==> 06-07: inputs <==
Design ALU_ft, start of the top module:
module ALU_ft (
    input              clk,
    input              rst,
    input      [31:0]  A,
    input      [31:0]  B,
    input      [2:0]   ALUControl,
    output reg [31:0]  Result,
    output reg         Zero,
    output reg         Carry,
    output reg         OverFlow,
    output reg         Negative,
    output reg         fault_detected_out
);
Settings: LEC_CHECK=0, ABC_AREA=1, CAP_MARGIN=0, CORE_MARGIN=2, CORE_UTILIZATION=72, CTS_CLUSTER_DIAMETER=298, CTS_CLUSTER_SIZE=100, HOLD_SLACK_MARGIN=0.28, PLACE_DENSITY=0.37, SLEW_MARGIN=30, TNS_END_PERCENT=10; clock period 3.31 ns.
run.sh (not shown) runs the stock make flow with config.mk's settings and CLKGATE_MAP_FILE=.
==> 04-21: changes against 06-07 <==
- ABC_AREA: 1 -> unset
- CAP_MARGIN: 0 -> 30
- CORE_UTILIZATION: 72 -> 40
- CTS_CLUSTER_DIAMETER: 298 -> 332
- CTS_CLUSTER_SIZE: 100 -> 84
- HOLD_SLACK_MARGIN: 0.28 -> unset
- PLACE_DENSITY: 0.37 -> 0.41
- TNS_END_PERCENT: 10 -> unset
==> flow/constraint.sdc (replaced) <==
create_clock -name core_clock -period 6.0 [get_ports {clk}]
set_input_delay 1.2000 -clock core_clock [delete_from_list [all_inputs] [get_ports {clk}]]
set_output_delay 1.2000 -clock core_clock [all_outputs]
set_load 0.01 [all_outputs]
==> 09-28: changes against 06-07 <==
- ABC_AREA: 1 -> unset
- CAP_MARGIN: 0 -> 30
- CORE_UTILIZATION: 72 -> 70
- CTS_CLUSTER_DIAMETER: 298 -> unset
- CTS_CLUSTER_SIZE: 100 -> unset
- HOLD_SLACK_MARGIN: 0.28 -> unset
- PLACE_DENSITY: 0.37 -> unset
- SETUP_SLACK_MARGIN: unset -> 0.24
- TNS_END_PERCENT: 10 -> unset
==> flow/constraint.sdc (replaced) <==
create_clock -name core_clock -period 1.88 [get_ports {clk}]
set_input_delay 0.3760 -clock core_clock [delete_from_list [all_inputs] [get_ports {clk}]]
set_output_delay 0.3760 -clock core_clock [all_outputs]
set_load 0.01 [all_outputs]
==> 10-17: changes against 06-07 <==
- ABC_AREA: 1 -> unset
- CAP_MARGIN: 0 -> 30
- CORE_UTILIZATION: 72 -> 63
- CTS_CLUSTER_DIAMETER: 298 -> 332
- HOLD_SLACK_MARGIN: 0.28 -> unset
- PLACE_DENSITY: 0.37 -> unset
- TNS_END_PERCENT: 10 -> unset
==> flow/constraint.sdc (replaced) <==
create_clock -name core_clock -period 6.0 [get_ports {clk}]
set_input_delay 1.2000 -clock core_clock [delete_from_list [all_inputs] [get_ports {clk}]]
set_output_delay 1.2000 -clock core_clock [all_outputs]
set_load 0.01 [all_outputs]
==> impl_metrics.prom <==
# HELP chip_impl_metric Flow report values
# TYPE chip_impl_metric gauge
chip_impl_metric{name="coreArea",unit="sq um"} 18600
chip_impl_metric{name="synth-simple-area-share",unit=""} 0.143
chip_impl_info{name="yosys-dominant-comb-family",value="AND-OR/OR-AND gates"} 1
chip_impl_metric{name="die-area",unit="sq um"} 20000
chip_impl_info{name="netlist_top_cells_count",value="sky130_fd_sc_hd__nor2_1, sky130_fd_sc_hd__a21oi_1, sky130_fd_sc_hd__ha_1, sky130_fd_sc_hd__nand2_1, sky130_fd_sc_hd__dfrtp_1"} 1
chip_impl_info{name="tool_error_message",value="[ERROR DPL-0038] Utilization greater than 100%, impossible to legalize"} 1
chip_impl_info{name="stop_stage",value="clock tree synthesis (4_1_cts)"} 1
chip_impl_metric{name="synth_chip_area",unit="sq um"} 13200
chip_impl_info{name="result_of_the_run",value="stopped before the end"} 1
chip_impl_metric{name="dpl.cell_count",unit=""} 2233
# the run above: 09-28

==> impl_metrics.prom <==
# HELP chip_impl_metric Flow report values
# TYPE chip_impl_metric gauge
chip_impl_metric{name="tally_of_nets_with_antenna_violations_remaining_after_routing",unit=""} 0
chip_impl_metric{name="coreArea",unit="sq um"} 20400
chip_impl_metric{name="die_height",unit="um"} 149
chip_impl_info{name="netlist_top_cells_count",value="sky130_fd_sc_hd__nor2_1, sky130_fd_sc_hd__a21oi_1, sky130_fd_sc_hd__ha_1, sky130_fd_sc_hd__nand2_1, sky130_fd_sc_hd__dfrtp_1"} 1
chip_impl_metric{name="die-area",unit="sq um"} 22100
chip_impl_info{name="yosys-dominant-comb-family",value="AND-OR/OR-AND gates"} 1
chip_impl_metric{name="core_density_at_floorplan",unit=""} 0.646
chip_impl_metric{name="dpl.cell_count",unit=""} 1902
chip_impl_info{name="crit-reg2reg-launch",value="res_t1[30]$_DFFE_PN0P_"} 1
chip_impl_metric{name="detailed_place.area",unit="sq um"} 14900
chip_impl_info{name="result_of_the_run",value="complete, no violations"} 1
chip_impl_metric{name="power.net_switching",unit="mW"} 1.04
chip_impl_info{name="cell_type_group_with_the_largest_total_delay_on_the_critical_path",value="AND-OR/OR-AND gates"} 1
chip_impl_metric{name="setup_violations",unit=""} 0
chip_impl_info{name="layout.cells.largest_class",value="multi-input combinational cells"} 1
chip_impl_metric{name="gate_count_of_the_mapped_netlist",unit=""} 1545
chip_impl_metric{name="synth_chip_area",unit="sq um"} 13200
chip_impl_metric{name="p_seq_frac",unit=""} 0.281
chip_impl_metric{name="synth-simple-area-share",unit=""} 0.143
# the run above: 10-17

==> impl_metrics.prom <==
# HELP chip_impl_metric Flow report values
# TYPE chip_impl_metric gauge
chip_impl_info{name="stop_stage",value="global routing (5_1_grt)"} 1
chip_impl_metric{name="synth-simple-area-share",unit=""} 0.411
chip_impl_metric{name="synth.yosys.seq_area_share",unit=""} 0.203
chip_impl_metric{name="cts_htree_levels",unit=""} 3
chip_impl_info{name="result_of_the_run",value="stopped before the end"} 1
chip_impl_info{name="netlist.top_cell.by_instances",value="sky130_fd_sc_hd__nand2_1"} 1
chip_impl_metric{name="coreArea",unit="sq um"} 17300
chip_impl_info{name="yosys-dominant-comb-family",value="simple AND/OR/NAND/NOR gates"} 1
chip_impl_metric{name="die-area",unit="sq um"} 18700
chip_impl_info{name="tool_error_message",value="[ERROR GRT-0116] Global routing finished with congestion. Check the congestion regions in the DRC Viewer."} 1
# the run above: 06-07

==> impl_metrics.prom <==
# HELP chip_impl_metric Flow report values
# TYPE chip_impl_metric gauge
chip_impl_metric{name="synth_chip_area",unit="sq um"} 13200
chip_impl_metric{name="die-area",unit="sq um"} 34500
chip_impl_info{name="netlist_top_cells_count",value="sky130_fd_sc_hd__nor2_1, sky130_fd_sc_hd__a21oi_1, sky130_fd_sc_hd__ha_1, sky130_fd_sc_hd__nand2_1, sky130_fd_sc_hd__dfrtp_1"} 1
chip_impl_info{name="result_of_the_run",value="complete, no violations"} 1
chip_impl_info{name="synth_area_leader_cell",value="sky130_fd_sc_hd__dfrtp_1"} 1
chip_impl_metric{name="dpl.cell_count",unit=""} 2104
chip_impl_metric{name="coreArea",unit="sq um"} 32500
chip_impl_metric{name="buffer_area_frac",unit=""} 0.128
chip_impl_info{name="yosys-dominant-comb-family",value="AND-OR/OR-AND gates"} 1
# the run above: 04-21

